--- flow/run.sh ---
#!/bin/bash
# the make line also repeats each setting of config.mk as NAME=value (left out here)
make -C /OpenROAD-flow-scripts/flow DESIGN_CONFIG=/design/flow/config.mk WORK_HOME=/design/flow/orfs CLKGATE_MAP_FILE= finish
--- flow/config.mk ---
export PLATFORM = sky130hd
export DESIGN_NAME = BallCompetition
export DESIGN_NICKNAME = BallCompetition
export VERILOG_FILES = /design/flow/design.v
export SDC_FILE = /design/flow/constraint.sdc
export NUM_CORES = 4
export LEC_CHECK = 0
export CAP_MARGIN = 15
export CELL_PAD_IN_SITES_GLOBAL_PLACEMENT = 1
export CORE_ASPECT_RATIO = 1.37
export CORE_MARGIN = 9
export CORE_UTILIZATION = 34
export CTS_CLUSTER_DIAMETER = 382
export CTS_CLUSTER_SIZE = 20
export GPL_ROUTABILITY_DRIVEN = 1
export GPL_TIMING_DRIVEN = 1
export HOLD_SLACK_MARGIN = 0.11
export MIN_ROUTING_LAYER = met2
export PLACE_DENSITY_LB_ADDON = 0.0
export SETUP_SLACK_MARGIN = 0.85
export SLEW_MARGIN = 20
export TNS_END_PERCENT = 55
--- flow/constraint.sdc ---
create_clock -name core_clock -period 6.97 [get_ports {clk}]
set_input_delay 1.3940 -clock core_clock [delete_from_list [all_inputs] [get_ports {clk}]]
set_output_delay 1.3940 -clock core_clock [all_outputs]
set_load 0.01 [all_outputs]
--- flow/design.v ---
`timescale 1ns / 1ps
module key_debounce #(  
   parameter	DELAY_TIME = 250_000  
)(
		input wire	clk,		
		input wire  rstn,
		input wire	key_in,		
		output reg 	press_on			
);
reg		key_in_r0;		
reg		key_in_r1;		
reg 		key_in_nedge;		
reg	[$clog2(DELAY_TIME)-1:0]delay_cnt;		
reg		delay_flag;		 
always @(posedge clk or negedge rstn)
begin
    if(rstn == 1'b0) begin
        key_in_r0 <= 1'b0	;	
        key_in_r1 <= 1'b0	;	
    end
    else begin
       key_in_r0 <= key_in;
	   key_in_r1 <= key_in_r0;
    end
end
always @(posedge clk or negedge rstn)
begin
    if(rstn == 1'b0) begin
        key_in_nedge <= 1'b0;               
    end
    else begin
        key_in_nedge <= ~key_in_r0 & key_in_r1;
    end 
end
always @(posedge clk or negedge rstn)
begin
    if(rstn == 1'b0) begin
        delay_cnt  <= 'd0;	
    end
    else begin
        if((delay_flag == 1) && (delay_cnt == DELAY_TIME - 1))
				delay_cnt <= 0;
        else if ((delay_flag == 1) && (delay_cnt < DELAY_TIME - 1))
            delay_cnt <= delay_cnt + 1;
        else  
				delay_cnt <= 0;
    end
end
always @(posedge clk or negedge rstn)
begin
    if(rstn == 1'b0) begin
	 delay_flag <= 1'b0;		 
    end
    else begin
        if(key_in_nedge) begin	 
				delay_flag <= 1'b1;	 
        end
        else if (delay_cnt == DELAY_TIME - 1) begin
            delay_flag <= 1'b0;
        end
        else
            delay_flag <= delay_flag;
    end
end
always @(posedge clk or negedge rstn)
begin
    if(rstn == 1'b0) begin
        press_on <= 1'b0;
    end
    else begin
        if((delay_cnt == DELAY_TIME - 1) && (delay_flag == 1'b1)) begin		 
		    press_on <= 1'b1;
        end
        else begin
            press_on <= 1'b0;
        end
    end
end
endmodule
`timescale 1ns / 1ps
module Display(
    input	wire	clk,   
    input   wire  rstn,
    input	wire	[3:0]  sw_in,  
    input   wire  [2:0]  press_on,
    output	wire	[1:0]  reg_ab, 
    output  wire  [7:0]  led_time,
    output	wire 	[3:0]  seg_data_1, 
	 output	wire 	[3:0]  seg_data_2 
    );
localparam COUNT_1S = 12048;  
localparam Quarter_Time = 60; 	 
localparam Quarter_Time_rest = 10;	 
wire clk1h;
reg [13:0] counter ; 
reg [13:0] Qcounter ;
reg [6:0] scorer_A ; 
reg [6:0] scorer_B ; 
reg [6:0] Quarter_Time_Down ;	 
reg [2:0] Quarter_Time_rest_Down ;  
reg [4:0] AttackT_A ; 
reg [4:0] AttackT_B; 
reg [1:0] reg_ab_reg;
reg [7:0] led_time_reg ;
reg [3:0] seg_data_1_reg;
reg [3:0] seg_data_2_reg;
reg [1:0] DownCNT;	 
reg [6:0] countA_1;	 
reg [6:0] countA_2;	 
reg [6:0] countA_3;	 
reg [6:0] countB_1;	 
reg [6:0] countB_2;	 
reg [6:0] countB_3;	 
always @(posedge clk or negedge rstn)
begin
    if(rstn == 1'b0) begin	 
       led_time_reg <= 8'b0000_0000; 
       Qcounter <= 'd0; 
	    Quarter_Time_Down <= Quarter_Time;	
		 Quarter_Time_rest_Down <= Quarter_Time_rest;
	    DownCNT <= 'd0;
    end
    else begin
        if(Qcounter == COUNT_1S - 1) begin  
            Qcounter <= 'd0;
				if(Quarter_Time_Down == 0) begin        
						if(DownCNT == 2'd3) begin
						   DownCNT <= 2'd3;
							Quarter_Time_Down <=  0;
							Quarter_Time_rest_Down <= 0;
							led_time_reg <= {led_time_reg[5:0],1'b1,1'b1}; 
						end
						else begin
							if(Quarter_Time_rest_Down == 0)begin
								DownCNT <= DownCNT + 1'b1;
								Quarter_Time_Down <=  Quarter_Time;
								Quarter_Time_rest_Down <= Quarter_Time_rest;
								led_time_reg <= {led_time_reg[5:0],1'b1,1'b1}; 
							end
							else begin
								Quarter_Time_rest_Down <= Quarter_Time_rest_Down -1'b1;
							end
						end
				 end
				 else begin
					 Quarter_Time_Down <= Quarter_Time_Down - 1'b1;
				 end
        end
        else begin
           Qcounter <= Qcounter + 1; 
        end 
    end
end 
always @(posedge clk or negedge rstn)
begin
    if(rstn == 1'b0) begin
        scorer_A <= 'd0; 
        scorer_B <= 'd0; 
		  countA_1 <= 'd0;countA_2 <= 'd0;countA_3 <= 'd0;
		  countB_1 <= 'd0;countB_2 <= 'd0;countB_3 <= 'd0;
	 end
    else begin
        case(sw_in[3:1])
            3'b011:begin  
              case(press_on)  
                3'b001: begin
                    scorer_A <= scorer_A + 1;
						  countA_1 <= countA_1 + 1;
                end 
                3'b010: begin
                    scorer_A <= scorer_A + 2;
						  countA_2 <= countA_2 + 1;
                end 
                3'b100: begin
                    scorer_A <= scorer_A + 3;
						  countA_3 <= countA_3 + 1;
					 end
                default:begin
                    scorer_A <= scorer_A; 
                end
              endcase  
            end
            3'b111:begin  
               case(press_on)
                3'b001: begin
                    scorer_B <= scorer_B + 1;
						  countB_1 <= countB_1 + 1;
                end 
                3'b010: begin
                    scorer_B <= scorer_B + 2;
						  countB_2 <= countB_2 + 1;
                end 
                3'b100: begin
                    scorer_B <= scorer_B + 3;
						  countB_3 <= countB_3 + 1;
                end
                default:begin
                    scorer_B <= scorer_B; 
                end
              endcase     
            end			 
            default:begin
                scorer_A <= scorer_A; 
                scorer_B <= scorer_B; 
            end
        endcase
    end
end
always @(posedge clk or negedge rstn)
begin
    if(rstn == 1'b0) begin
        AttackT_A <= 5'd24;
        AttackT_B <= 5'd24;
        counter <=  'd0;
    end
    else begin
        case(sw_in[3:1])
		3'b000:begin    
              if(sw_in[0] == 1'b1) begin 
                    if(counter == COUNT_1S - 1) begin  
                            counter <= 'd0;
									 if(AttackT_A == 0) begin  
                                AttackT_A <= 0 ;
                            end
                            else begin
                               AttackT_A <= AttackT_A - 1'b1;
                            end
                    end
                    else begin
                       counter <= counter + 1;
                    end
             end
             else begin   
                counter <= counter;
             end   
		end
		3'b001:begin  
              if(sw_in[0] == 1'b1) begin  
                    if(counter == COUNT_1S - 1) begin  
                            counter <= 'd0;
                            if(AttackT_B == 0) begin 
                                AttackT_B <= 0 ;
                            end
                            else begin
                               AttackT_B <= AttackT_B - 1'b1;
                            end
                    end
                    else begin
                       counter <= counter + 1;
                    end
             end
             else begin   
                counter <= counter;
             end
		end
		3'b011:begin  
           counter <=  counter;
           AttackT_A <= AttackT_A;
		     AttackT_B <= AttackT_B;
		end
		3'b111:begin  
		     counter <=  counter;
           AttackT_A <= AttackT_A;
		     AttackT_B <= AttackT_B;
		end	
		default:begin
            counter <=  'd0;
            AttackT_A <= 5'd24;
		      AttackT_B <= 5'd24;
	    end
	   endcase
    end
end
always @(posedge clk or negedge rstn)
begin
    if(rstn == 1'b0) begin
		  seg_data_1_reg <= 4'd16; 
        seg_data_2_reg <= 4'd16;
		  reg_ab_reg <= 2'b11;
    end
    else begin
        case(sw_in[3:1])
		3'b000:begin    
            seg_data_2_reg <= AttackT_A%10; 
            seg_data_1_reg <= AttackT_A/10; 
			reg_ab_reg <= 2'b10;
		end
		3'b001:begin  
            seg_data_2_reg <= AttackT_B%10;
            seg_data_1_reg <= AttackT_B/10;
			reg_ab_reg <= 2'b01;
		end
		3'b011:begin  
            seg_data_2_reg <= scorer_A%10;
            seg_data_1_reg <= scorer_A/10;
			reg_ab_reg <= 2'b10;
		end
		3'b111:begin  
				seg_data_2_reg <= scorer_B%10;
				seg_data_1_reg <= scorer_B/10;
		   reg_ab_reg <= 2'b01;
		end			 
		3'b110:begin   
				if(Quarter_Time_Down == 0)begin
					seg_data_2_reg <= Quarter_Time_rest_Down%10;
					seg_data_1_reg <= Quarter_Time_rest_Down/10;end
				else begin
					seg_data_2_reg <= Quarter_Time_Down%10;
					seg_data_1_reg <= Quarter_Time_Down/10;end
		    reg_ab_reg <= 2'b00;
		end
		3'b100:begin   
            if(scorer_A > scorer_B) begin
					seg_data_2_reg <= 4'd10;   
					seg_data_1_reg <= scorer_A-scorer_B;   
					reg_ab_reg <= 2'b10;
			   end
				else if(scorer_A < scorer_B) begin
					seg_data_2_reg <= 4'd11;   
					seg_data_1_reg <= scorer_B-scorer_A;   
					reg_ab_reg <= 2'b01;
			   end 
				else begin	 
					seg_data_2_reg <= 4'd00;  
					seg_data_1_reg <= 4'd00;   
					reg_ab_reg <= 2'b00;
				end
		end
	   3'b010:begin
		case(press_on)	 
				3'b001:begin
					seg_data_2_reg <= countA_1%10;
					seg_data_1_reg <= countA_1/10;end
				3'b010:begin
					seg_data_2_reg <= countA_2%10;
					seg_data_1_reg <= countA_2/10;end
				3'b100:begin
					seg_data_2_reg <= countA_3%10;
					seg_data_1_reg <= countA_3/10;end
				endcase
		end
		3'b101:begin
				case(press_on)
				3'b001:begin
					seg_data_2_reg <= countB_1%10;
					seg_data_1_reg <= countB_1/10;end
				3'b010:begin
					seg_data_2_reg <= countB_2%10;
					seg_data_1_reg <= countB_2/10;end
				3'b100:begin
					seg_data_2_reg <= countB_3%10;
					seg_data_1_reg <= countB_3/10;end
				endcase
		end
		default:begin  
			seg_data_2_reg <= 4'd16;
			seg_data_1_reg <= 4'd16;
			reg_ab_reg <= 2'b11;
	    end
	endcase
    end
end    
assign reg_ab = reg_ab_reg;  
assign led_time = led_time_reg;
assign seg_data_1 = seg_data_1_reg;
assign seg_data_2 = seg_data_2_reg;
endmodule
`timescale 1ns / 1ps
module segment(
    input  [3:0] seg_data_1,
    input  [3:0] seg_data_2,
    output [8:0] seg_led_1,
    output [8:0] seg_led_2
);
function [8:0] seg;
    input [3:0] d;
    begin
        case (d)
            4'd0:  seg = 9'h3f;
            4'd1:  seg = 9'h06;
            4'd2:  seg = 9'h5b;
            4'd3:  seg = 9'h4f;
            4'd4:  seg = 9'h66;
            4'd5:  seg = 9'h6d;
            4'd6:  seg = 9'h7d;
            4'd7:  seg = 9'h07;
            4'd8:  seg = 9'h7f;
            4'd9:  seg = 9'h6f;
            4'd10: seg = 9'h77;  
            4'd11: seg = 9'h7c;  
            4'd12: seg = 9'h39;
            4'd13: seg = 9'h5e;
            4'd14: seg = 9'h79;
            default: seg = 9'h71;
        endcase
    end
endfunction
assign seg_led_1 = seg(seg_data_1);
assign seg_led_2 = seg(seg_data_2);
endmodule
`timescale 1ns / 1ps
module BallCompetition(
    input	wire clk,					 
    input   wire rstn,					 
    input	wire	[3:0]  sw_in,  	 
    input   wire  [2:0]  key_in,		 
    output	wire	[1:0]  reg_ab,  	 
    output  wire  [7:0]  led_time,	 
    output  [8:0]  seg_led_1,			 
	 output  [8:0]  seg_led_2			 
);
	localparam DelayTime = 250;   
   wire [2:0]	press_on;				 
	wire [3:0] seg_data_1;				 
	wire [3:0] seg_data_2;				 
    key_debounce	 
    #(.DELAY_TIME  (DelayTime))  
    key0
    (
		.clk(clk),		            
      .rstn(rstn),
      .key_in(key_in[0]),		
      .press_on(press_on[0])	       
    );
    key_debounce
    #(.DELAY_TIME  (DelayTime))  
    key1
    (
      .clk(clk),		           
      .rstn(rstn),
      .key_in(key_in[1]),		
      .press_on(press_on[1])	       
    );
    key_debounce
    #(.DELAY_TIME  (DelayTime))  
    key2
    (
      .clk(clk),		            
      .rstn(rstn),
      .key_in(key_in[2]),		
      .press_on(press_on[2])	      
    ); 
    Display u_Display(
      .clk(clk),  
      .rstn(rstn),
      .sw_in(sw_in),  
      .press_on(press_on),
      .reg_ab(reg_ab), 
      .led_time(led_time),
      .seg_data_1(seg_data_1),  
      .seg_data_2(seg_data_2)      
    );
    segment u_segment(
   .seg_data_1  (seg_data_1),	
	.seg_data_2  (seg_data_2),		
	.seg_led_1   (seg_led_1),		
	.seg_led_2	 (seg_led_2)
    );
endmodule
==> run_results.csv, run 1 <==
group,metric,value,unit
yosys,synth_top_area_share,0.336,
final_timing,fin_tns_setup,0,ps
placed_design,place.port_buffers,32,
yosys,netlist_top_cells_count,"sky130_fd_sc_hd__dfrtp_1, sky130_fd_sc_hd__nor2_1, sky130_fd_sc_hd__nand2_1",
final_timing,max_clock_freq,168,MHz
yosys,most_frequently_used_cell_type_in_the_post_synthesis_netlist,"sky130_fd_sc_hd__dfrtp_1",
final_timing,timing.final.max_slew_violations,0,
power_and_ir_drop,p_clk_frac,0.356,
yosys,edf_count,0,
final_timing,fin_crit_sh,0.852,
yosys,topCombFamilyByArea,"simple AND/OR/NAND/NOR gates",
power_and_ir_drop,netSwitchingPower,906,µW
yosys,synthesis.instances,1266,
yosys,yosysCellCount,1266,
setup_path,timing.critical_path.fanout_max,14,
floorplan,fp-row-count,76,
power_and_ir_drop,power.density_cell_area,210,nW/µm²
setup_path,cp.buffers_inverters,6,
floorplan,die_h,229,µm
power_and_ir_drop,irDropWorstVdd,0.190,mV
clocking,clockRootBuffer,"sky130_fd_sc_hd__clkbuf_16",
floorplan,pin_count,37,
global_route,global_route_wire_length_before_repair,60.5,mm
setup_path,critical-path-top-cell-by-count,"sky130_fd_sc_hd__buf_4",
routing,detailroute.via_count,13814,
power_and_ir_drop,combinationalPowerShare,0.238,
yosys,ys_async_sr_fraction,1.00,
power_and_ir_drop,power.static_leakage,0.00559,µW
setup_path,reg2reg_from,"key2.press_on",
yosys,post_synth.cell_area_avg,8.70,µm²
placed_design,dp_hpwl,29.2,mm
setup_path,worst_ep_required_time,7350,ps
yosys,synth_xor_xnor_area_share,0.0628,
clocking,path_clk_slew,70,ps
final_timing,final_period_minus_worst_setup_slack,5940,ps
yosys,aoi_share,0.200,
yosys,synthTopCellsByArea,"sky130_fd_sc_hd__dfrtp_1, sky130_fd_sc_hd__ha_1, sky130_fd_sc_hd__nor2_1",
min_path,min_delay_worst_endpoint,"key0.key_in_r1",
clocking,cts_made_buffers,17,
setup_path,critical_path.slowest_cell,"sky130_fd_sc_hd__a31oi_1",
yosys,yosys_area,11000,µm²
setup_path,cp_data_arrival_time,6320,ps
routing,avgViaCountPerCell,7.78,
final_timing,grt_setup_unrepaired,"yes",
setup_path,cpPeakStageDelay,480,ps
yosys,yosys_warnings,7,
run_status,outcome,"timing/DRC/antenna clean",
setup_path,ff2ff_path_depth,26,
setup_path,cell_by_cell_listing_of_the_critical_path,"buf_2 > buf_4 > buf_4 > and3b_1 > buf_4 > a32oi_1 > nand3_1 > a31oi_1 > nor3_1 > buf_4 > and2_1 > o32ai_2 > buf_4 > nor2_1 > nor2_1 > nor2_1 > a21oi_2 > ha_2 > nand2_1 > or3_1 > a211o_1 > a31oi_1 > mux2_2 > a31oi_1",
routing,number_of_drc_violations_after_detailed_routing,0,
power_and_ir_drop,seq_power_share,0.406,
setup_path,critical_path_class,"in -> reg",
setup_path,worstReg2RegEnd,"u_Display.seg_data_1_reg[0]",
clocking,clock_tree_from_tritoncts,"done",
setup_path,crit_path_end_kind,"flip-flop",
yosys,netlist_area,11000,µm²
cells_and_area,fin_nets,1404,
yosys,postSynthSeqShare,0.363,
power_and_ir_drop,swShare,0.334,
routing,drt-total-wl,39.9,mm
floorplan,design.die.area,39300,µm²
job,count_of_tool_warnings,54,
min_path,hold_path_depth,0,
final_timing,skew_final,15.9,ps
global_route,grt_usage,0.308,
floorplan,die_w,172,µm
routing,initialDrtViolationCount,2702,
setup_path,cp-start-kind,"input port",
clocking,cts.path.max_buffers,2,
placed_design,place.gp.congestion,1.04,
setup_path,crit_path_start,"sw_in[3]",
power_and_ir_drop,report.power.total,2720,µW
final_timing,timing_hold_violations_final,0,
yosys,synth.largest_area_cell,"sky130_fd_sc_hd__dfrtp_1",
min_path,holdCritPathClass,"reg -> reg",
floorplan,coreArea,31700,µm²
clocking,hold_buffers,0,
yosys,synth.distinct_cells,94,
clocking,clock_tree.htree_level_count,4,
job,cap_viol_max_count,0,
floorplan,initCoreUtil,0.348,
power_and_ir_drop,power.sequential.total,1100,µW
yosys,synth-adder-area-share,0.0743,
setup_path,critical_path_sink,"u_Display.seg_data_1_reg[0]",
routing,pre_antenna_drt_iters,27,
yosys,synth_flop_count,159,
min_path,min_from,"key0.key_in_r0",
power_and_ir_drop,power_clock,968,µW
power_and_ir_drop,int_pwr,1810,µW
clocking,number_of_sinks_handled_by_clock_tree_synthesis,159,
global_route,grt_remaining_overflow,0,
setup_path,path_delay_family,"AND-OR/OR-AND gates",
final_timing,pin_slew_with_the_least_headroom_to_its_limit,961,ps
power_and_ir_drop,top_power_group,"sequential cells",
final_timing,finalSetupViolCount,0,
yosys,synthMuxAreaShare,0.0310,
cells_and_area,area.growth.synth_to_final,17.3,%
global_route,initial_antenna_violation_count,0,
global_route,first_global_vias,14881,
power_and_ir_drop,power.combinational.total,647,µW
yosys,synthFlopType,"sky130_fd_sc_hd__dfrtp_1",
routing,wl_per_cell,22.5,µm
clocking,clkLatencyLatePin,460,ps
routing,detail-route-antenna-nets,0,
setup_path,timing.reg2reg.setup_slack,1510,ps
final_timing,timing.max_slew.rel_slack,0.359,
setup_path,worstSetupPathDepth,24,
yosys,simple_gate_area_frac,0.224,
global_route,grt_max_degree,92,
-- routing by layer --
layer | up-vias | GRT usage | share of wire
met1 | 4909 | - | 0
met3 | 416 | 0.381 | 0.36
met2 | 3804 | 0.377 | 0.53
met5 | - | 0.126 | 0.0079
li1 | 4675 | - | -
met4 | 10 | 0.0777 | 0.097
-- layout make-up --
| cell class | instances | area, µm² |
|---|---|---|
| Sequential cell | 159 | 3990 |
| Tap cell | 429 | 537 |
| Multi-Input combinational cell | 994 | 6690 |
| Antenna cell | 2 | 5.00 |
| Clock buffer | 17 | 425 |
| Fill cell | 3231 | 18700 |
| Clock inverter | 15 | 163 |
| Timing Repair Buffer | 98 | 873 |
| Inverter | 62 | 235 |
-- stage by stage --
| step | worst slack [ps] | util | hold slack (ps) | area, µm² | cells |
|---|---|---|---|---|---|
| floorplan | 852 | - | 354 | 11000 | 1269 |
| global placement | 237 | 0.382 | 363 | 12100 | 1737 |
| detailed placement | 160 | 0.382 | 365 | 12100 | 1737 |
| CTS | 767 | 0.402 | 382 | 12700 | 1769 |
| global route | 844 | 0.408 | 398 | 12900 | 1774 |
| finish | 1030 | 0.408 | 379 | 12900 | 1776 |
-- repair_timing --
item | CTS | global route
gates resized | 5 | 30
cloned | 0 | 2
setup endpoints to repair | 2 | 5
setup buffers | 0 | 3
pin swaps | 0 | 4
==> inputs of run 2 (changes only) <==
ABC_AREA = 1   (was not set)
CAP_MARGIN = 20   (was 15)
CELL_PAD_IN_SITES_GLOBAL_PLACEMENT = not set   (was 1)
CORE_ASPECT_RATIO = not set   (was 1.37)
CORE_MARGIN = 2   (was 9)
CORE_UTILIZATION = 72   (was 34)
CTS_CLUSTER_DIAMETER = 103   (was 382)
CTS_CLUSTER_SIZE = 36   (was 20)
GPL_ROUTABILITY_DRIVEN = not set   (was 1)
GPL_TIMING_DRIVEN = not set   (was 1)
HOLD_SLACK_MARGIN = not set   (was 0.11)
MIN_ROUTING_LAYER = not set   (was met2)
PLACE_DENSITY_LB_ADDON = 0.3   (was 0.0)
SETUP_SLACK_MARGIN = not set   (was 0.85)
TNS_END_PERCENT = not set   (was 55)
clock period = 6.37 ns   (was 6.97 ns; I/O delays follow)
==> run 2 against run 1 <==
Effect of this change: die area fell by 58%; global-route usage is 4.5 points higher; final cell count down 0.84%; sequential share of layout area grew 1.6 points; total power up 17%; synthesized area rose by 1.7%.
==> run_results.csv, run 2 <==
group,metric,value,unit
routing,wl_per_cell,15.8,µm
yosys,synth_top_area_share,0.331,
yosys,most_frequently_used_cell_type_in_the_post_synthesis_netlist,"sky130_fd_sc_hd__nand2_1",
floorplan,initCoreUtil,0.737,
clocking,clockRootBuffer,"sky130_fd_sc_hd__clkbuf_16",
setup_path,worst_ep_required_time,6740,ps
power_and_ir_drop,int_pwr,2010,µW
routing,antenna-diode-count,0,
setup_path,timing.critical_path.fanout_max,14,
final_timing,pin_slew_with_the_least_headroom_to_its_limit,913,ps
power_and_ir_drop,top_power_group,"sequential cells",
min_path,hold_path_depth,0,
setup_path,path_delay_family,"simple AND/OR/NAND/NOR gates",
routing,avgViaCountPerCell,5.85,
setup_path,reg2reg_from,"u_Display.Quarter_Time_Down[0]",
setup_path,critical_path.slowest_cell,"sky130_fd_sc_hd__clkdlybuf4s50_1",
min_path,min_delay_worst_endpoint,"key0.key_in_r1",
min_path,holdCritPathClass,"reg -> reg",
final_timing,final_period_minus_worst_setup_slack,5890,ps
floorplan,fp-row-count,45,
power_and_ir_drop,combinationalPowerShare,0.294,
cells_and_area,fin_nets,1632,
yosys,yosys_area,11200,µm²
final_timing,finalSetupViolCount,0,
placed_design,place.port_buffers,32,
yosys,netlist_top_cells_count,"sky130_fd_sc_hd__nand2_1, sky130_fd_sc_hd__inv_1, sky130_fd_sc_hd__dfrtp_1",
final_timing,grt_setup_unrepaired,"no",
setup_path,timing.reg2reg.setup_slack,1360,ps
power_and_ir_drop,power.combinational.total,939,µW
global_route,initial_antenna_violation_count,0,
routing,pre_antenna_drt_iters,7,
floorplan,pin_count,37,
routing,detailroute.via_count,10300,
setup_path,cp.buffers_inverters,6,
routing,number_of_drc_violations_after_detailed_routing,0,
clocking,cts.path.max_buffers,2,
final_timing,timing.max_slew.rel_slack,0.391,
setup_path,critical_path_class,"in -> reg",
yosys,ys_async_sr_fraction,1.00,
yosys,post_synth.cell_area_avg,7.36,µm²
yosys,topCombFamilyByArea,"simple AND/OR/NAND/NOR gates",
cells_and_area,post-route-util,0.807,
power_and_ir_drop,swShare,0.369,
run_status,outcome,"timing/DRC/antenna clean",
setup_path,cpPeakStageDelay,600,ps
clocking,post_cts_buffers,0,
clocking,path_clk_slew,70,ps
floorplan,die_h,129,µm
power_and_ir_drop,power.sequential.total,1210,µW
yosys,synth_flop_count,159,
power_and_ir_drop,irDropWorstVdd,0.274,mV
setup_path,ff2ff_path_depth,45,
yosys,synth.largest_area_cell,"sky130_fd_sc_hd__dfrtp_1",
setup_path,worstReg2RegEnd,"u_Display.seg_data_1_reg[0]",
final_timing,skew_final,12.7,ps
clocking,cts_made_buffers,17,
placed_design,dp_hpwl,20.6,mm
final_timing,max_clock_freq,170,MHz
global_route,grt_max_degree,104,
global_route,first_global_vias,9881,
setup_path,worstSetupPathDepth,41,
clocking,clock_tree_from_tritoncts,"done",
clocking,clock_tree.htree_level_count,4,
yosys,synthesis.instances,1521,
power_and_ir_drop,power_clock,1040,µW
global_route,grt_remaining_overflow,0,
clocking,number_of_sinks_handled_by_clock_tree_synthesis,159,
cells_and_area,area.growth.synth_to_final,9.52,%
setup_path,critical_path_sink,"u_Display.seg_data_2_reg[3]",
yosys,synthTopCellsByArea,"sky130_fd_sc_hd__dfrtp_1, sky130_fd_sc_hd__nand2_1, sky130_fd_sc_hd__inv_1",
power_and_ir_drop,netSwitchingPower,1180,µW
yosys,edf_count,0,
routing,detail-route-antenna-nets,0,
setup_path,crit_path_start,"sw_in[2]",
setup_path,crit_path_end_kind,"flip-flop",
placed_design,place.gp.congestion,1.04,
min_path,min_from,"key0.key_in_r0",
yosys,netlist_area,11200,µm²
job,count_of_tool_warnings,53,
yosys,aoi_share,0.103,
yosys,synth.distinct_cells,57,
clocking,clkLatencyLatePin,440,ps
power_and_ir_drop,p_clk_frac,0.326,
floorplan,die_w,129,µm
power_and_ir_drop,seq_power_share,0.380,
final_timing,timing.final.max_slew_violations,0,
yosys,postSynthSeqShare,0.356,
final_timing,fin_crit_sh,0.924,
final_timing,timing_hold_violations_final,0,
floorplan,design.die.area,16600,µm²
yosys,synth-adder-area-share,0.0731,
setup_path,cp-start-kind,"input port",
power_and_ir_drop,power.density_cell_area,260,nW/µm²
setup_path,cp_data_arrival_time,6250,ps
yosys,simple_gate_area_frac,0.310,
global_route,global_route_wire_length_before_repair,46.7,mm
yosys,yosys_warnings,7,
yosys,synthMuxAreaShare,0.00101,
floorplan,coreArea,15200,µm²
routing,drt-total-wl,27.9,mm
setup_path,critical-path-top-cell-by-count,"sky130_fd_sc_hd__nand2_1",
yosys,synthFlopType,"sky130_fd_sc_hd__dfrtp_1",
job,cap_viol_max_count,0,
yosys,synth_xor_xnor_area_share,0.0579,
power_and_ir_drop,power.static_leakage,0.00646,µW
routing,initialDrtViolationCount,1048,
global_route,grt_usage,0.353,
yosys,yosysCellCount,1521,
final_timing,fin_tns_setup,0,ps
[run 2: area by class of cell]
| class | count | area (µm²) |
|---|---|---|
| clock buffer | 17 | 425 |
| clock inverter | 15 | 189 |
| fill | 1049 | 2940 |
| inverter | 239 | 902 |
| multi-input combinational | 1101 | 6120 |
| sequential | 159 | 3990 |
| tap | 188 | 235 |
| timing repair buffer | 42 | 402 |
[run 2: metal layers]
metal / share of wire / global-route usage / vias up
met4: 0.036 / 0.140 / 0
li1: - / - / 4961
met1: 0.41 / 0.445 / 4839
met2: 0.49 / 0.612 / 412
met5: 0 / 0 / -
met3: 0.061 / 0.0549 / 88
[run 2: what timing repair did]
item,CTS,global route
gates resized,0,3
setup endpoints to repair,0,1
hold buffers,0,0
[run 2: through the flow]
stage	total power [µW]	setup slack [ps]	hold WS (ps)	area (µm²)	cells
finish	3190	481	381	12300	1761
global placement	2100	177	362	11600	1729
global route	3380	71.4	398	12300	1761
CTS	3190	435	384	12300	1761
detailed placement	2140	25.1	366	11600	1729
floorplan	1880	1510	354	11200	1524
==> inputs of run 3 (changes only) <==
CAP_MARGIN = 5   (was 20)
CTS_CLUSTER_DIAMETER = 197   (was 103)
CTS_CLUSTER_SIZE = 67   (was 36)
PLACE_DENSITY = 0.36   (was not set)
PLACE_DENSITY_LB_ADDON = not set   (was 0.3)
SETUP_SLACK_MARGIN = 0.12   (was not set)
clock period = 4.47 ns   (was 6.37 ns; I/O delays follow)
==> run 3 against run 2 <==
Effect of this change: the layout now fails its checks (setup timing); clock skew is 7.5 ps higher; register-to-register slack worse by 1500 ps; synthesized area stayed put; sequential power is 45% higher; first-iteration DRC count is 90% higher; setup slack worse by 670 ps; synthesized cell count stayed put; design area is 15% higher; utilization is 12 points higher; global-route usage is 6.8 points higher; sequential cell count stayed put; die area stayed put; critical endpoint is now u_Display.seg_data_2_reg[2].
==> run_results.csv, run 3 <==
group,metric,value,unit
clocking,clock_tree.htree_level_count,4,
yosys,simple_gate_area_frac,0.310,
yosys,post_synth.cell_area_avg,7.36,µm²
power_and_ir_drop,top_power_group,"combinational logic",
yosys,most_frequently_used_cell_type_in_the_post_synthesis_netlist,"sky130_fd_sc_hd__nand2_1",
routing,met3WireLength,4.08,mm
min_path,holdCritPathClass,"reg -> reg",
yosys,edf_count,0,
yosys,synthesis.instances,1521,
power_and_ir_drop,power.sequential.total,1760,µW
clocking,cts.path.max_buffers,2,
setup_path,timing.reg2reg.setup_slack,-160,ps
power_and_ir_drop,combinationalPowerShare,0.353,
final_timing,skew_final,20.2,ps
setup_path,reg2reg_from,"u_Display.Quarter_Time_Down[0]",
job,count_of_tool_warnings,58,
clocking,number_of_sinks_handled_by_clock_tree_synthesis,159,
min_path,hold_path_depth,0,
final_timing,finalSetupViolCount,4,
clocking,hold_buffers,0,
routing,initialDrtViolationCount,1993,
yosys,synth_top_area_share,0.331,
final_timing,timing.max_slew.rel_slack,0.366,
yosys,synthTopCellsByArea,"sky130_fd_sc_hd__dfrtp_1, sky130_fd_sc_hd__nand2_1, sky130_fd_sc_hd__inv_1",
final_timing,fin_crit_sh,1.04,
floorplan,design.die.area,16600,µm²
yosys,aoi_share,0.103,
global_route,first_global_vias,11429,
routing,detailroute.via_count,12255,
floorplan,die_h,129,µm
yosys,topCombFamilyByArea,"simple AND/OR/NAND/NOR gates",
setup_path,critical_path_class,"in -> reg",
final_timing,final_period_minus_worst_setup_slack,4660,ps
setup_path,timing.critical_path.fanout_max,8,
yosys,synth.largest_area_cell,"sky130_fd_sc_hd__dfrtp_1",
yosys,yosys_warnings,7,
clocking,clockRootBuffer,"sky130_fd_sc_hd__clkbuf_16",
placed_design,place.gp.congestion,1.05,
final_timing,pin_slew_with_the_least_headroom_to_its_limit,950,ps
yosys,netlist_area,11200,µm²
cells_and_area,fin_nets,1799,
yosys,synth_flop_count,159,
setup_path,critical-path-top-cell-by-count,"sky130_fd_sc_hd__nand2_1",
setup_path,worstReg2RegEnd,"u_Display.seg_data_2_reg[2]",
yosys,yosys_area,11200,µm²
clocking,clkLatencyLatePin,460,ps
setup_path,cp_data_arrival_time,5010,ps
power_and_ir_drop,power.combinational.total,1810,µW
floorplan,coreArea,15200,µm²
setup_path,path_delay_family,"simple AND/OR/NAND/NOR gates",
yosys,synth.distinct_cells,57,
cells_and_area,area.growth.synth_to_final,25.5,%
power_and_ir_drop,p_clk_frac,0.303,
setup_path,critical_path_sink,"u_Display.seg_data_2_reg[2]",
floorplan,fp-row-count,45,
setup_path,crit_path_end_kind,"flip-flop",
power_and_ir_drop,power.density_cell_area,364,nW/µm²
yosys,synthMuxAreaShare,0.00101,
global_route,grt_max_degree,103,
min_path,min_delay_worst_endpoint,"key2.key_in_r1",
clocking,cts_made_buffers,17,
power_and_ir_drop,irDropWorstVdd,0.401,mV
power_and_ir_drop,power.static_leakage,0.00737,µW
floorplan,initCoreUtil,0.737,
placed_design,postPlaceCellArea,12800,µm²
floorplan,die_w,129,µm
cells_and_area,design_area,14100,µm²
yosys,yosysCellCount,1521,
final_timing,timing.final.max_slew_violations,0,
placed_design,dp.cells,1868,
routing,number_of_drc_violations_after_detailed_routing,0,
power_and_ir_drop,int_pwr,3090,µW
final_timing,grt_setup_unrepaired,"yes",
setup_path,critical_path.slowest_cell,"sky130_fd_sc_hd__ha_4",
global_route,initial_antenna_violation_count,0,
global_route,global_route_wire_length_before_repair,55.0,mm
power_and_ir_drop,seq_power_share,0.343,
global_route,grt_remaining_overflow,0,
routing,antenna-diode-count,0,
floorplan,pin_count,37,
run_status,failed_checks,"setup timing",
cells_and_area,stdcell_count,1928,
setup_path,cp.buffers_inverters,9,
setup_path,crit_path_start,"sw_in[2]",
yosys,ys_async_sr_fraction,1.00,
final_timing,fin_ws,-194,ps
yosys,synth-adder-area-share,0.0731,
yosys,synth_xor_xnor_area_share,0.0579,
routing,met2_wirelength_from_detailed_routing,18.4,mm
routing,pre_antenna_drt_iters,9,
yosys,synthFlopType,"sky130_fd_sc_hd__dfrtp_1",
routing,detail-route-antenna-nets,0,
routing,drt-total-wl,38.7,mm
power_and_ir_drop,netSwitchingPower,2020,µW
setup_path,ff2ff_path_depth,39,
setup_path,cp-start-kind,"input port",
global_route,grt_usage,0.421,
min_path,min_from,"key2.key_in_r0",
routing,wl_per_cell,20.1,µm
run_status,outcome,"finished with violations",
final_timing,timing_hold_violations_final,0,
placed_design,dp_hpwl,22.9,mm
setup_path,worstSetupPathDepth,43,
routing,avgViaCountPerCell,6.36,
clocking,path_clk_slew,80,ps
setup_path,cpPeakStageDelay,250,ps
job,cap_viol_max_count,0,
power_and_ir_drop,swShare,0.395,
final_timing,max_clock_freq,214,MHz
yosys,postSynthSeqShare,0.356,
placed_design,place.port_buffers,32,
yosys,netlist_top_cells_count,"sky130_fd_sc_hd__nand2_1, sky130_fd_sc_hd__inv_1, sky130_fd_sc_hd__dfrtp_1",
routing,top_signal_layer_used,"met4",
power_and_ir_drop,power_clock,1550,µW
routing,routedLengthMet1,13.3,mm
clocking,clock_tree_from_tritoncts,"done",
setup_path,worst_ep_required_time,4810,ps
## run 3: metrics by stage
step,setup TNS [ps],hold WS [ps],power (µW),setup slack (ps),utilization
CTS,0,402,4840,108,0.889
finish,-409,402,5120,-194,0.925
global placement,-3230,366,3160,-680,0.841
floorplan,0,354,2690,114,-
global route,-1380,407,5330,-384,0.925
detailed placement,-3540,371,3260,-756,0.841
## run 3: metal layers
layer  GRT usage  up-vias
li1            -     5285
met1       0.506     5569
met2       0.719     1053
met3      0.0827      348
met4       0.224        0
met5           0        -
## run 3: area by class of cell
cell class	count	area [µm²]
clock inverter	15	211
timing repair buffer	207	1720
fill	586	1150
multi-input combinational	1103	6560
sequential	159	3990
inverter	239	913
clock buffer	17	425
tap	188	235
## run 3: what timing repair did
action                                  CTS  global route
cloned                                    0             2
buffers inserted                          8            18
endpoints found under the setup margin    5             5
pin swaps                                 8            56
gates resized                            24           109
==> inputs of run 4 (changes only) <==
ABC_AREA = not set   (was 1)
CAP_MARGIN = 15   (was 5)
CELL_PAD_IN_SITES_DETAIL_PLACEMENT = 2   (was not set)
CELL_PAD_IN_SITES_GLOBAL_PLACEMENT = 0   (was not set)
CORE_MARGIN = 10   (was 2)
CORE_UTILIZATION = 70   (was 72)
CTS_CLUSTER_DIAMETER = not set   (was 197)
CTS_CLUSTER_SIZE = not set   (was 67)
GPL_TIMING_DRIVEN = 1   (was not set)
HOLD_SLACK_MARGIN = -0.07   (was not set)
MAX_ROUTING_LAYER = met4   (was not set)
PLACE_DENSITY = not set   (was 0.36)
PLACE_DENSITY_LB_ADDON = 0.17   (was not set)
SETUP_SLACK_MARGIN = not set   (was 0.12)
clock period = 5.31 ns   (was 4.47 ns; I/O delays follow)
==> run 4 against run 3 <==
Effect of this change: the flow now stops in detailed placement (3_5_place_dp); die area increased by 28%; synthesized area decreased by 1.7%; synthesized cell count decreased by 17%.
==> run_results.csv, run 4 <==
group,metric,value,unit
yosys,synthesis.instances,1266,
yosys,netlist_top_cells_count,"sky130_fd_sc_hd__dfrtp_1, sky130_fd_sc_hd__nor2_1, sky130_fd_sc_hd__nand2_1",
yosys,edf_count,0,
yosys,aoi_share,0.200,
yosys,synthTopCellsByArea,"sky130_fd_sc_hd__dfrtp_1, sky130_fd_sc_hd__ha_1, sky130_fd_sc_hd__nor2_1",
yosys,netlist_area,11000,µm²
yosys,simple_gate_area_frac,0.224,
run_status,tool.error,"[ERROR DPL-0033] detailed placement checks failed during check placement.",
yosys,synthFlopType,"sky130_fd_sc_hd__dfrtp_1",
floorplan,coreArea,15300,µm²
floorplan,die_w,145,µm
yosys,synth.largest_area_cell,"sky130_fd_sc_hd__dfrtp_1",
run_status,outcome,"stopped before the end",
yosys,ys_async_sr_fraction,1.00,
floorplan,design.die.area,21100,µm²
yosys,synth.distinct_cells,94,
yosys,topCombFamilyByArea,"simple AND/OR/NAND/NOR gates",
floorplan,die_h,145,µm
run_status,lastStage,"detailed placement (3_5_place_dp)",
yosys,synth_flop_count,159,
yosys,synth-adder-area-share,0.0743,
yosys,synth_xor_xnor_area_share,0.0628,
floorplan,initCoreUtil,0.719,
placed_design,place.port_buffers,32,
yosys,yosys_warnings,7,
floorplan,pin_count,37,
floorplan,fp-row-count,45,
yosys,most_frequently_used_cell_type_in_the_post_synthesis_netlist,"sky130_fd_sc_hd__dfrtp_1",
yosys,yosysCellCount,1266,
yosys,postSynthSeqShare,0.363,
yosys,synth_top_area_share,0.336,
yosys,yosys_area,11000,µm²
placed_design,place.gp.congestion,1.16,
yosys,synthMuxAreaShare,0.0310,
yosys,post_synth.cell_area_avg,8.70,µm²
[run 4: through the flow]
stage	total power [µW]	cell area [µm²]	hold WS (ps)	std cells
after floorplan	2000	11100	354	1269
after global placement	2300	12700	362	1625
==> inputs of run 5 (changes only) <==
ABC_AREA = 1   (was not set)
CAP_MARGIN = 20   (was 15)
CELL_PAD_IN_SITES_DETAIL_PLACEMENT = not set   (was 2)
CELL_PAD_IN_SITES_GLOBAL_PLACEMENT = not set   (was 0)
CORE_MARGIN = 2   (was 10)
CORE_UTILIZATION = 71   (was 70)
CTS_CLUSTER_SIZE = 72   (was not set)
GPL_TIMING_DRIVEN = not set   (was 1)
HOLD_SLACK_MARGIN = not set   (was -0.07)
MAX_ROUTING_LAYER = not set   (was met4)
PLACE_DENSITY_LB_ADDON = not set   (was 0.17)
SETUP_SLACK_MARGIN = 0.27   (was not set)
clock period = 4.64 ns   (was 5.31 ns; I/O delays follow)
==> run 5 against run 4 <==
Effect of this change: now fails the layout checks on setup timing; die area down 21%; synthesized area rose by 1.7%; synthesized cell count increased by 20%.
==> run_results.csv, run 5 <==
group,metric,value,unit
final_timing,fin_crit_sh,1.03,
cells_and_area,final_layout_fill_cell_count,672,
yosys,synth_xor_xnor_area_share,0.0579,
routing,detail-route-antenna-nets,0,
cells_and_area,area_used_by_sequential_logic_in_the_layout,3990,µm²
floorplan,die_w,130,µm
yosys,synth_flop_count,159,
yosys,synthFlopType,"sky130_fd_sc_hd__dfrtp_1",
min_path,min_from,"key1.key_in_r0",
run_status,outcome,"finished with violations",
min_path,hold_path_depth,0,
yosys,synthTopCellsByArea,"sky130_fd_sc_hd__dfrtp_1, sky130_fd_sc_hd__nand2_1, sky130_fd_sc_hd__inv_1",
setup_path,timing.reg2reg.setup_slack,-90,ps
power_and_ir_drop,power.sequential.total,1680,µW
yosys,postSynthSeqShare,0.356,
clocking,hold_buffers,0,
job,count_of_tool_warnings,57,
min_path,holdCritPathClass,"reg -> reg",
global_route,grt_usage,0.402,
global_route,grt_remaining_overflow,0,
power_and_ir_drop,report.power.total,4780,µW
yosys,post_synth.cell_area_avg,7.36,µm²
final_timing,pin_slew_with_the_least_headroom_to_its_limit,925,ps
routing,number_of_drc_violations_after_detailed_routing,0,
setup_path,path_delay_family,"simple AND/OR/NAND/NOR gates",
clocking,clockRootBuffer,"sky130_fd_sc_hd__clkbuf_16",
setup_path,critical-path-top-cell-by-count,"sky130_fd_sc_hd__nand2_1",
yosys,edf_count,0,
final_timing,timing.max_slew.rel_slack,0.383,
power_and_ir_drop,seq_power_share,0.351,
yosys,simple_gate_area_frac,0.310,
clocking,clock_tree.htree_level_count,4,
setup_path,cp.buffers_inverters,6,
setup_path,cpPeakStageDelay,250,ps
clocking,clock_tree_from_tritoncts,"done",
power_and_ir_drop,p_clk_frac,0.300,
yosys,synth.largest_area_cell,"sky130_fd_sc_hd__dfrtp_1",
floorplan,design.die.area,16800,µm²
power_and_ir_drop,netSwitchingPower,1810,µW
clocking,cts.path.max_buffers,2,
yosys,most_frequently_used_cell_type_in_the_post_synthesis_netlist,"sky130_fd_sc_hd__nand2_1",
final_timing,timing.final.max_slew_violations,0,
final_timing,timing_hold_violations_final,0,
global_route,first_global_vias,11246,
final_timing,grt_setup_unrepaired,"yes",
clocking,path_clk_slew,70,ps
yosys,yosysCellCount,1521,
clocking,cts_made_buffers,17,
cells_and_area,fin_nets,1800,
yosys,netlist_top_cells_count,"sky130_fd_sc_hd__nand2_1, sky130_fd_sc_hd__inv_1, sky130_fd_sc_hd__dfrtp_1",
final_timing,max_clock_freq,209,MHz
min_path,min_delay_worst_endpoint,"key1.key_in_r1",
power_and_ir_drop,power.static_leakage,0.00733,µW
yosys,netlist_area,11200,µm²
floorplan,coreArea,15300,µm²
routing,detailroute.via_count,12132,
power_and_ir_drop,swShare,0.380,
power_and_ir_drop,int_pwr,2970,µW
routing,avgViaCountPerCell,6.21,
global_route,initial_antenna_violation_count,5,
final_timing,fin_ws,-148,ps
power_and_ir_drop,top_power_group,"sequential cells",
power_and_ir_drop,power_clock,1430,µW
yosys,yosys_area,11200,µm²
setup_path,worst_ep_required_time,4970,ps
yosys,synthMuxAreaShare,0.00101,
global_route,global_route_wire_length_before_repair,53.1,mm
setup_path,worstReg2RegEnd,"u_Display.seg_data_2_reg[2]",
yosys,yosys_warnings,7,
floorplan,die_h,130,µm
final_timing,skew_final,14.6,ps
global_route,grt_max_degree,101,
routing,wl_per_cell,19.0,µm
yosys,aoi_share,0.103,
power_and_ir_drop,power.combinational.total,1670,µW
yosys,synth.distinct_cells,57,
placed_design,place.port_buffers,32,
routing,initialDrtViolationCount,1584,
floorplan,initCoreUtil,0.731,
yosys,synth-adder-area-share,0.0731,
run_status,failed_checks,"setup timing",
yosys,ys_async_sr_fraction,1.00,
clocking,clkLatencyLatePin,460,ps
placed_design,place.gp.congestion,1.06,
placed_design,dp_hpwl,23.0,mm
yosys,synth_top_area_share,0.331,
setup_path,critical_path_class,"in -> reg",
yosys,topCombFamilyByArea,"simple AND/OR/NAND/NOR gates",
placed_design,dp_worst_setup_slack,-813,ps
power_and_ir_drop,combinationalPowerShare,0.349,
clocking,number_of_sinks_handled_by_clock_tree_synthesis,159,
yosys,synthesis.instances,1521,
setup_path,critical_path_sink,"u_Display.seg_data_2_reg[2]",
routing,drt-total-wl,37.1,mm
setup_path,worstSetupPathDepth,34,
routing,pre_antenna_drt_iters,17,
setup_path,crit_path_end_kind,"flip-flop",
setup_path,reg2reg_from,"key1.press_on",
setup_path,cp-start-kind,"input port",
job,cap_viol_max_count,0,
floorplan,pin_count,37,
final_timing,finalSetupViolCount,3,
setup_path,timing.critical_path.fanout_max,8,
floorplan,fp-row-count,45,
power_and_ir_drop,power.density_cell_area,342,nW/µm²
cells_and_area,area.growth.synth_to_final,24.8,%
setup_path,cp_data_arrival_time,5120,ps
cells_and_area,layout.area.comb,6510,µm²
power_and_ir_drop,irDropWorstVdd,0.346,mV
setup_path,crit_path_start,"sw_in[3]",
setup_path,critical_path.slowest_cell,"sky130_fd_sc_hd__o221ai_1",
final_timing,final_period_minus_worst_setup_slack,4790,ps
setup_path,ff2ff_path_depth,34,
==> run 5: cell type report <==
class | count | area share
antenna | 2 | 0.000358
clock buffer | 18 | 0.0314
clock inverter | 14 | 0.0115
inverter | 239 | 0.0657
multi-input combinational | 1104 | 0.466
sequential | 159 | 0.286
tap | 211 | 0.0189
timing repair buffer | 207 | 0.121
==> run 5: stage by stage <==
stage | setup TNS (ps) | hold WS (ps) | area, µm² | utilization | std cells
after CTS | 0 | 380 | 13500 | 0.881 | 1931
after floorplan | 0 | 354 | 11300 | - | 1524
after detailed placement | -3580 | 362 | 12800 | 0.838 | 1893
after global routing | -1290 | 398 | 14000 | 0.913 | 1953
final | -402 | 379 | 14000 | 0.913 | 1954
after global placement | -2810 | 356 | 12800 | 0.838 | 1893
==> run 5: repair_timing <==
action                                  CTS  global route
gates resized                            25            83
pin swaps                                 5            38
gates cloned                              0             3
endpoints found under the setup margin    5             5
setup buffers                             6            18
==> run 5: metal layers <==
metal	global-route usage	vias to the layer above	part of all wire	routed length, µm
met3	0.0867	337	0.098	3640
met1	0.458	5621	0.35	12900
met4	0.209	2	0.076	2800
met5	0	-	0.00030	11
li1	-	5297	-	-
met2	0.711	875	0.48	17800
==> inputs of run 6 (changes only) <==
CAP_MARGIN = 0   (was 20)
CORE_UTILIZATION = 72   (was 71)
CTS_CLUSTER_SIZE = 10   (was 72)
PLACE_DENSITY_LB_ADDON = 0.09   (was not set)
SETUP_SLACK_MARGIN = not set   (was 0.27)
clock period = 4.42 ns   (was 4.64 ns; I/O delays follow)
==> run 6 against run 5 <==
Effect of this change: the layout still fails its checks (setup timing); sequential share of layout area is 0.31 points lower; clock skew is 3.7 ps lower; non-clock buffer count is 17 higher; design area is 1.1% higher; synthesized cell count stayed put; sequential cell count stayed put; worst hold slack hardly changed; wire length is 14% higher.
==> run_results.csv, run 6 <==
group,metric,value,unit
run_status,outcome,"finished with violations",
run_status,failed_checks,"setup timing",
floorplan,pin_count,37,
yosys,postSynthSeqShare,0.356,
job,cap_viol_max_count,0,
power_and_ir_drop,int_pwr,3210,µW
setup_path,worst_ep_required_time,4750,ps
final_timing,timing_hold_violations_final,0,
power_and_ir_drop,top_power_group,"combinational logic",
power_and_ir_drop,power_clock,1590,µW
yosys,synthFlopType,"sky130_fd_sc_hd__dfrtp_1",
cells_and_area,design_area,14100,µm²
yosys,most_frequently_used_cell_type_in_the_post_synthesis_netlist,"sky130_fd_sc_hd__nand2_1",
floorplan,design.die.area,16600,µm²
yosys,synth.largest_area_cell,"sky130_fd_sc_hd__dfrtp_1",
yosys,simple_gate_area_frac,0.310,
setup_path,timing.reg2reg.setup_slack,-420,ps
power_and_ir_drop,power.density_cell_area,374,nW/µm²
routing,avgViaCountPerCell,6.71,
routing,wl_per_cell,21.8,µm
yosys,synthesis.instances,1521,
final_timing,fin_crit_sh,1.09,
yosys,ys_async_sr_fraction,1.00,
routing,drt-total-wl,42.4,mm
yosys,synth_top_area_share,0.331,
clocking,clock_tree_from_tritoncts,"done",
cells_and_area,fin_nets,1815,
yosys,topCombFamilyByArea,"simple AND/OR/NAND/NOR gates",
setup_path,critical_path_class,"reg -> reg",
setup_path,crit_path_end_kind,"flip-flop",
power_and_ir_drop,power.static_leakage,0.00742,µW
floorplan,die_w,129,µm
placed_design,dp_worst_setup_slack,-904,ps
global_route,global_route_wire_length_before_repair,54.8,mm
setup_path,worstReg2RegEnd,"u_Display.seg_data_2_reg[2]",
setup_path,path_delay_family,"simple AND/OR/NAND/NOR gates",
routing,initialDrtViolationCount,2152,
final_timing,fin_ws,-416,ps
power_and_ir_drop,netSwitchingPower,2070,µW
final_timing,finalSetupViolCount,5,
min_path,holdCritPathClass,"reg -> reg",
routing,detail-route-antenna-nets,0,
final_timing,timing.max_slew.rel_slack,0.424,
min_path,min_from,"key0.key_in_r0",
final_timing,hold_slack,379,ps
power_and_ir_drop,p_clk_frac,0.300,
yosys,post_synth.cell_area_avg,7.36,µm²
yosys,yosys_warnings,7,
setup_path,critical-path-top-cell-by-count,"sky130_fd_sc_hd__nand2_1",
routing,detailroute.via_count,13054,
setup_path,cp.buffers_inverters,6,
setup_path,worstSetupPathDepth,36,
global_route,grt_max_degree,83,
yosys,synthTopCellsByArea,"sky130_fd_sc_hd__dfrtp_1, sky130_fd_sc_hd__nand2_1, sky130_fd_sc_hd__inv_1",
final_timing,grt_setup_unrepaired,"yes",
final_timing,final_period_minus_worst_setup_slack,4840,ps
global_route,first_global_vias,11473,
setup_path,timing.critical_path.fanout_max,4,
placed_design,place.port_buffers,32,
power_and_ir_drop,combinationalPowerShare,0.362,
global_route,grt_usage,0.418,
yosys,synth_flop_count,159,
routing,pre_antenna_drt_iters,14,
yosys,netlist_area,11200,µm²
setup_path,crit_path_start,"key1.press_on",
floorplan,die_h,129,µm
yosys,yosysCellCount,1521,
floorplan,fp-row-count,45,
min_path,hold_path_depth,0,
placed_design,place.gp.congestion,1.05,
final_timing,skew_final,10.9,ps
cells_and_area,area.growth.synth_to_final,26.2,%
clocking,cts.path.max_buffers,2,
setup_path,reg2reg_from,"key1.press_on",
clocking,hold_buffers,0,
clocking,clockRootBuffer,"sky130_fd_sc_hd__clkbuf_16",
yosys,netlist_top_cells_count,"sky130_fd_sc_hd__nand2_1, sky130_fd_sc_hd__inv_1, sky130_fd_sc_hd__dfrtp_1",
power_and_ir_drop,irDropWorstVdd,0.511,mV
global_route,grt_remaining_overflow,0,
global_route,initial_antenna_violation_count,5,
setup_path,critical_path.slowest_cell,"sky130_fd_sc_hd__dfrtp_1",
yosys,synthMuxAreaShare,0.00101,
yosys,aoi_share,0.103,
power_and_ir_drop,power.sequential.total,1780,µW
final_timing,timing.final.max_slew_violations,0,
placed_design,dp_hpwl,23.3,mm
setup_path,ff2ff_path_depth,36,
setup_path,cp_data_arrival_time,5170,ps
final_timing,pin_slew_with_the_least_headroom_to_its_limit,861,ps
setup_path,cp-start-kind,"flip-flop",
clocking,path_clk_slew,70,ps
yosys,synth.distinct_cells,57,
power_and_ir_drop,swShare,0.392,
final_timing,max_clock_freq,207,MHz
power_and_ir_drop,seq_power_share,0.338,
floorplan,initCoreUtil,0.737,
yosys,synth-adder-area-share,0.0731,
placed_design,postPlaceCellArea,12800,µm²
clocking,clkLatencyLatePin,440,ps
setup_path,cpPeakStageDelay,440,ps
yosys,synth_xor_xnor_area_share,0.0579,
routing,number_of_drc_violations_after_detailed_routing,0,
floorplan,coreArea,15200,µm²
cells_and_area,stdcell_count,1946,
min_path,min_delay_worst_endpoint,"key0.key_in_r1",
clocking,clock_tree.htree_level_count,4,
yosys,edf_count,0,
setup_path,critical_path_sink,"u_Display.seg_data_2_reg[2]",
clocking,number_of_sinks_handled_by_clock_tree_synthesis,159,
job,count_of_tool_warnings,55,
yosys,yosys_area,11200,µm²
clocking,cts_made_buffers,17,
power_and_ir_drop,power.combinational.total,1910,µW
placed_design,dp.cells,1879,
run 6: metal layers:
| metal | track usage | up-vias | wire length, µm |
|---|---|---|---|
| met5 | 0 | - | 0 |
| met4 | 0.208 | 0 | 4120 |
| met3 | 0.0944 | 508 | 5550 |
| met2 | 0.715 | 1291 | 18800 |
| met1 | 0.498 | 5940 | 13900 |
| li1 | - | 5315 | - |
run 6: stage by stage:
stage	utilization	setup TNS (ps)	power, µW
finish	0.930	-1900	5290
global route	0.930	-3070	5480
CTS	0.892	0	4900
detailed placement	0.841	-4020	3300
global placement	0.841	-3450	3200
floorplan	-	-7.07	2710
run 6: timing repair:
| action | 4_1_cts | 5_1_grt |
|---|---|---|
| buffers inserted | 10 | 22 |
| pin swaps | 17 | 85 |
| setup endpoints to repair | 5 | 5 |
| gates resized | 29 | 108 |
| cloned | 0 | 1 |
run 6: cell type report:
| class | instances | area [µm²] |
|---|---|---|
| antenna | 2 | 5.00 |
| clock buffer | 18 | 439 |
| clock inverter | 14 | 196 |
| fill | 570 | 1070 |
| inverter | 239 | 912 |
| multi-input combinational | 1102 | 6520 |
| sequential | 159 | 3990 |
| tap | 188 | 235 |
| timing repair buffer | 224 | 1830 |
==> inputs of run 7 (changes only) <==
CAP_MARGIN = 25   (was 0)
CELL_PAD_IN_SITES_DETAIL_PLACEMENT = 2   (was not set)
CELL_PAD_IN_SITES_GLOBAL_PLACEMENT = 3   (was not set)
CORE_MARGIN = 9   (was 2)
CORE_UTILIZATION = 15   (was 72)
CTS_CLUSTER_SIZE = not set   (was 10)
GPL_TIMING_DRIVEN = 0   (was not set)
MAX_ROUTING_LAYER = met5   (was not set)
MIN_ROUTING_LAYER = met2   (was not set)
PLACE_DENSITY_LB_ADDON = not set   (was 0.09)
clock period = 7.16 ns   (was 4.42 ns; I/O delays follow)
==> run 7 against run 6 <==
Effect of this change: total power is 45% lower; global-route usage is 27 points lower; critical path depth stayed put; now clean on timing, DRC and antenna; worst hold slack worse by 1.7 ps; critical path type is now in -> reg.
==> run_results.csv, run 7 <==
group,metric,value,unit
final_timing,timing.final.max_slew_violations,0,
global_route,global_route_wire_length_before_repair,64.7,mm
setup_path,worstReg2RegEnd,"u_Display.seg_data_1_reg[0]",
power_and_ir_drop,power.sequential.total,1090,µW
setup_path,timing.reg2reg.setup_slack,1590,ps
floorplan,fp-row-count,99,
power_and_ir_drop,top_power_group,"sequential cells",
yosys,synth-adder-area-share,0.0731,
power_and_ir_drop,netSwitchingPower,1090,µW
yosys,netlist_top_cells_count,"sky130_fd_sc_hd__nand2_1, sky130_fd_sc_hd__inv_1, sky130_fd_sc_hd__dfrtp_1",
routing,detail-route-antenna-nets,0,
yosys,synth_top_area_share,0.331,
setup_path,ff2ff_path_depth,38,
placed_design,place.gp.congestion,0.829,
cells_and_area,fin_nets,1648,
final_timing,max_clock_freq,152,MHz
cells_and_area,area.growth.synth_to_final,19.2,%
yosys,yosysCellCount,1521,
final_timing,finalSetupViolCount,0,
setup_path,timing.critical_path.fanout_max,9,
yosys,synthFlopType,"sky130_fd_sc_hd__dfrtp_1",
global_route,first_global_vias,17137,
global_route,grt_max_degree,85,
final_timing,fin_crit_sh,0.921,
yosys,synth_xor_xnor_area_share,0.0579,
power_and_ir_drop,int_pwr,1830,µW
yosys,simple_gate_area_frac,0.310,
yosys,synthesis.instances,1521,
power_and_ir_drop,power.density_cell_area,218,nW/µm²
yosys,synthTopCellsByArea,"sky130_fd_sc_hd__dfrtp_1, sky130_fd_sc_hd__nand2_1, sky130_fd_sc_hd__inv_1",
setup_path,critical-path-top-cell-by-count,"sky130_fd_sc_hd__nand2_1",
yosys,synth.largest_area_cell,"sky130_fd_sc_hd__dfrtp_1",
clocking,cts.path.max_buffers,2,
floorplan,pin_count,37,
yosys,yosys_area,11200,µm²
routing,initialDrtViolationCount,996,
clocking,post_cts_buffers,0,
yosys,synth_flop_count,159,
final_timing,final_period_minus_worst_setup_slack,6600,ps
run_status,outcome,"timing/DRC/antenna clean",
final_timing,timing.max_slew.rel_slack,0.476,
setup_path,worstSetupPathDepth,36,
global_route,grt_remaining_overflow,0,
yosys,most_frequently_used_cell_type_in_the_post_synthesis_netlist,"sky130_fd_sc_hd__nand2_1",
yosys,topCombFamilyByArea,"simple AND/OR/NAND/NOR gates",
min_path,min_delay_worst_endpoint,"key0.key_in_r1",
yosys,yosys_warnings,7,
min_path,holdCritPathClass,"reg -> reg",
placed_design,place.port_buffers,32,
setup_path,crit_path_end_kind,"flip-flop",
power_and_ir_drop,seq_power_share,0.372,
setup_path,crit_path_start,"sw_in[1]",
min_path,min_from,"key0.key_in_r0",
placed_design,dp_hpwl,31.2,mm
clocking,clock_tree_from_tritoncts,"done",
setup_path,critical_path_sink,"u_Display.seg_data_2_reg[3]",
routing,number_of_drc_violations_after_detailed_routing,0,
routing,wl_per_cell,15.8,µm
final_timing,fin_ws,564,ps
clocking,clock_tree.htree_level_count,4,
clocking,clkLatencyLatePin,500,ps
clocking,number_of_sinks_handled_by_clock_tree_synthesis,159,
setup_path,critical_path.slowest_cell,"sky130_fd_sc_hd__clkdlybuf4s50_1",
yosys,edf_count,0,
min_path,hold_path_depth,0,
yosys,ys_async_sr_fraction,1.00,
setup_path,cp.buffers_inverters,5,
yosys,synth.distinct_cells,57,
final_timing,grt_setup_unrepaired,"no",
yosys,aoi_share,0.103,
placed_design,dp_worst_setup_slack,220,ps
power_and_ir_drop,swShare,0.373,
floorplan,coreArea,73500,µm²
power_and_ir_drop,power_clock,950,µW
clocking,cts_resized,0,
setup_path,cp-start-kind,"input port",
routing,drt-total-wl,40.2,mm
yosys,post_synth.cell_area_avg,7.36,µm²
power_and_ir_drop,power.static_leakage,0.00651,µW
final_timing,pin_slew_with_the_least_headroom_to_its_limit,783,ps
setup_path,cpPeakStageDelay,680,ps
yosys,netlist_area,11200,µm²
floorplan,die_w,291,µm
floorplan,design.die.area,84800,µm²
setup_path,critical_path_class,"in -> reg",
power_and_ir_drop,combinationalPowerShare,0.302,
floorplan,initCoreUtil,0.152,
setup_path,reg2reg_from,"key1.press_on",
floorplan,die_h,291,µm
global_route,initial_antenna_violation_count,0,
clocking,path_clk_slew,60,ps
routing,pre_antenna_drt_iters,5,
clocking,clockRootBuffer,"sky130_fd_sc_hd__clkbuf_16",
job,cap_viol_max_count,0,
clocking,cts_made_buffers,17,
power_and_ir_drop,p_clk_frac,0.326,
power_and_ir_drop,irDropWorstVdd,0.193,mV
job,count_of_tool_warnings,51,
cells_and_area,post-route-util,0.182,
power_and_ir_drop,power.combinational.total,881,µW
routing,detailroute.via_count,13979,
global_route,grt_usage,0.147,
routing,avgViaCountPerCell,5.48,
yosys,synthMuxAreaShare,0.00101,
setup_path,cp_data_arrival_time,7020,ps
setup_path,worst_ep_required_time,7580,ps
clocking,hold_buffers,0,
setup_path,path_delay_family,"simple AND/OR/NAND/NOR gates",
final_timing,timing_hold_violations_final,0,
final_timing,skew_final,14.8,ps
yosys,postSynthSeqShare,0.356,
## run 7: per-layer routing
layer / GRT usage / routed length [µm] / vias to the layer above
met1: - / 0 / 5158
li1: - / - / 4940
met3: 0.209 / 17100 / 101
met4: 0.0282 / 1060 / 4
met2: 0.169 / 21900 / 3776
met5: 0.0203 / 118 / -
## run 7: through the flow
step	instance area, µm²	setup TNS, ps	cells	hold slack, ps	power, µW
2_1_floorplan	11200	0	1524	354	1670
3_3_place_gp	12700	-417120	2515	364	1950
3_5_place_dp	12800	0	2516	366	1990
4_1_cts	13300	0	2548	382	2970
5_1_grt	13300	0	2548	402	3170
6_report	13400	0	2551	377	2920
## run 7: final cells by class
class                   count  area, µm²
well taps                 959       1200
multi-input cells        1101       6120
clock buffers              21        470
clock inverters            11        106
flip-flops and latches    159       3990
repair buffers             33        353
fillers                  8651      60100
inverters                 239        902
plain buffers              25        199
diodes                      3       7.51
==> inputs of run 8 (changes only) <==
ABC_AREA = not set   (was 1)
CAP_MARGIN = 20   (was 25)
CELL_PAD_IN_SITES_DETAIL_PLACEMENT = not set   (was 2)
CELL_PAD_IN_SITES_GLOBAL_PLACEMENT = not set   (was 3)
CORE_MARGIN = 2   (was 9)
CORE_UTILIZATION = 66   (was 15)
GPL_TIMING_DRIVEN = not set   (was 0)
MAX_ROUTING_LAYER = not set   (was met5)
MIN_ROUTING_LAYER = not set   (was met2)
SETUP_SLACK_MARGIN = 1.83   (was not set)
clock period = 6.94 ns   (was 7.16 ns; I/O delays follow)
==> run 8 against run 7 <==
Effect of this change: sequential share of layout area fell by 0.80 points; setup slack improved by 1100 ps; count of clock-buffer cells in the layout is 4 lower; synthesized area fell by 1.7%; non-clock buffer count increased by 99; clock skew is 4.8 ps lower; still clean; critical endpoint unchanged; register-to-register slack improved by 100 ps; final cell count shrank 36%.
==> run_results.csv, run 8 <==
group,metric,value,unit
run_status,outcome,"timing/DRC/antenna clean",
yosys,synthFlopType,"sky130_fd_sc_hd__dfrtp_1",
final_timing,fin_crit_sh,0.767,
final_timing,hold_slack,386,ps
routing,wl_per_cell,21.7,µm
global_route,grt-busiest-layer,"met2",
setup_path,cp-start-kind,"input port",
routing,avgViaCountPerCell,6.77,
setup_path,cp.buffers_inverters,7,
min_path,holdCritPathClass,"reg -> reg",
setup_path,critical_path_sink,"u_Display.seg_data_2_reg[3]",
routing,detailroute.via_count,10995,
power_and_ir_drop,power.combinational.total,729,µW
min_path,min_delay_worst_endpoint,"key1.key_in_r1",
power_and_ir_drop,int_pwr,1860,µW
power_and_ir_drop,power.density_cell_area,204,nW/µm²
final_timing,timing.final.max_slew_violations,0,
placed_design,place.port_buffers,32,
final_timing,grt_setup_unrepaired,"yes",
setup_path,path_delay_family,"simple AND/OR/NAND/NOR gates",
clocking,cts.path.max_buffers,2,
yosys,aoi_share,0.200,
global_route,grt_remaining_overflow,0,
power_and_ir_drop,netSwitchingPower,939,µW
yosys,netlist_top_cells_count,"sky130_fd_sc_hd__dfrtp_1, sky130_fd_sc_hd__nor2_1, sky130_fd_sc_hd__nand2_1",
yosys,synth.distinct_cells,94,
power_and_ir_drop,irDropWorstVdd,0.260,mV
cells_and_area,fin_nets,1463,
floorplan,die_h,133,µm
yosys,netlist_area,11000,µm²
job,cap_viol_max_count,0,
setup_path,cpPeakStageDelay,520,ps
yosys,postSynthSeqShare,0.363,
setup_path,cp_data_arrival_time,5640,ps
placed_design,place.gp.congestion,1.04,
floorplan,coreArea,16500,µm²
routing,number_of_drc_violations_after_detailed_routing,0,
power_and_ir_drop,combinationalPowerShare,0.260,
power_and_ir_drop,top_power_group,"sequential cells",
floorplan,die_w,133,µm
yosys,synth.largest_area_cell,"sky130_fd_sc_hd__dfrtp_1",
setup_path,reg2reg_from,"key1.press_on",
global_route,groute.layer.met1.usage,0.492,
routing,antenna-diode-count,0,
power_and_ir_drop,p_clk_frac,0.344,
yosys,ys_async_sr_fraction,1.00,
placed_design,dp_hpwl,23.2,mm
routing,initialDrtViolationCount,1201,
routing,detail-route-antenna-nets,0,
clocking,clkLatencyLatePin,440,ps
global_route,grt_max_degree,101,
setup_path,worstSetupPathDepth,23,
global_route,first_global_vias,10587,
yosys,yosys_warnings,7,
yosys,topCombFamilyByArea,"simple AND/OR/NAND/NOR gates",
routing,pre_antenna_drt_iters,7,
clocking,cts_made_buffers,17,
floorplan,pin_count,37,
power_and_ir_drop,power.static_leakage,0.00607,µW
setup_path,crit_path_start,"sw_in[3]",
final_timing,final_period_minus_worst_setup_slack,5330,ps
final_timing,finalSetupViolCount,0,
clocking,path_clk_slew,70,ps
routing,drt-total-wl,35.2,mm
min_path,min_from,"key1.key_in_r0",
final_timing,max_clock_freq,188,MHz
yosys,yosys_area,11000,µm²
setup_path,crit_path_end_kind,"flip-flop",
final_timing,timing.max_slew.rel_slack,0.333,
yosys,post_synth.cell_area_avg,8.70,µm²
global_route,grt_usage,0.397,
power_and_ir_drop,swShare,0.335,
power_and_ir_drop,seq_power_share,0.395,
global_route,global_route_wire_length_before_repair,55.3,mm
placed_design,dp_worst_setup_slack,82.0,ps
power_and_ir_drop,power_clock,963,µW
yosys,synth_flop_count,159,
placed_design,postPlaceCellArea,11700,µm²
power_and_ir_drop,power.sequential.total,1110,µW
final_timing,timing_hold_violations_final,0,
yosys,synthTopCellsByArea,"sky130_fd_sc_hd__dfrtp_1, sky130_fd_sc_hd__ha_1, sky130_fd_sc_hd__nor2_1",
global_route,initial_antenna_violation_count,0,
yosys,simple_gate_area_frac,0.224,
setup_path,worst_ep_required_time,7260,ps
min_path,hold_path_depth,0,
global_route,grt.met2_usage,0.652,
setup_path,timing.critical_path.fanout_max,14,
yosys,synthMuxAreaShare,0.0310,
clocking,clock_tree_from_tritoncts,"done",
clocking,clock_tree.htree_level_count,4,
global_route,met3_usage,0.0776,
floorplan,fp-row-count,47,
clocking,number_of_sinks_handled_by_clock_tree_synthesis,159,
cells_and_area,final_layout_fill_cell_count,963,
setup_path,ff2ff_path_depth,20,
yosys,synth_top_area_share,0.336,
setup_path,critical_path_class,"in -> reg",
yosys,synthesis.instances,1266,
yosys,yosysCellCount,1266,
final_timing,fin_tns_setup,0,ps
yosys,synth-adder-area-share,0.0743,
-- run 8: routing by layer --
layer	share of wire	wire length, µm
met3	0.089	3150
met1	0.38	13300
met4	0.060	2110
met5	0	0
met2	0.47	16700
-- run 8: final cells by class --
type / count / area (µm²) / area share
Clock buffer: 17 / 425 / 0.0310
Clock inverter: 15 / 191 / 0.0139
Timing Repair Buffer: 157 / 1500 / 0.109
Multi-Input combinational cell: 994 / 7100 / 0.517
Inverter: 62 / 243 / 0.0177
Tap cell: 220 / 275 / 0.0201
Sequential cell: 159 / 3990 / 0.291
-- run 8: through the flow --
stage | instances | power, µW | util
finish | 1624 | 2800 | 0.833
global route | 1624 | 2910 | 0.833
CTS | 1604 | 2760 | 0.811
detailed placement | 1502 | 1730 | 0.711
global placement | 1502 | 1700 | 0.711
floorplan | 1269 | 1530 | -
-- run 8: timing repair --
item	in CTS	in global routing
setup buffers	65	20
hold buffers	0	0
resized	100	45
pin swaps	44	25
gates cloned	5	0
endpoints found under the setup margin	5	5
Power figures rest on the tool's default switching activity, not on a simulated workload.
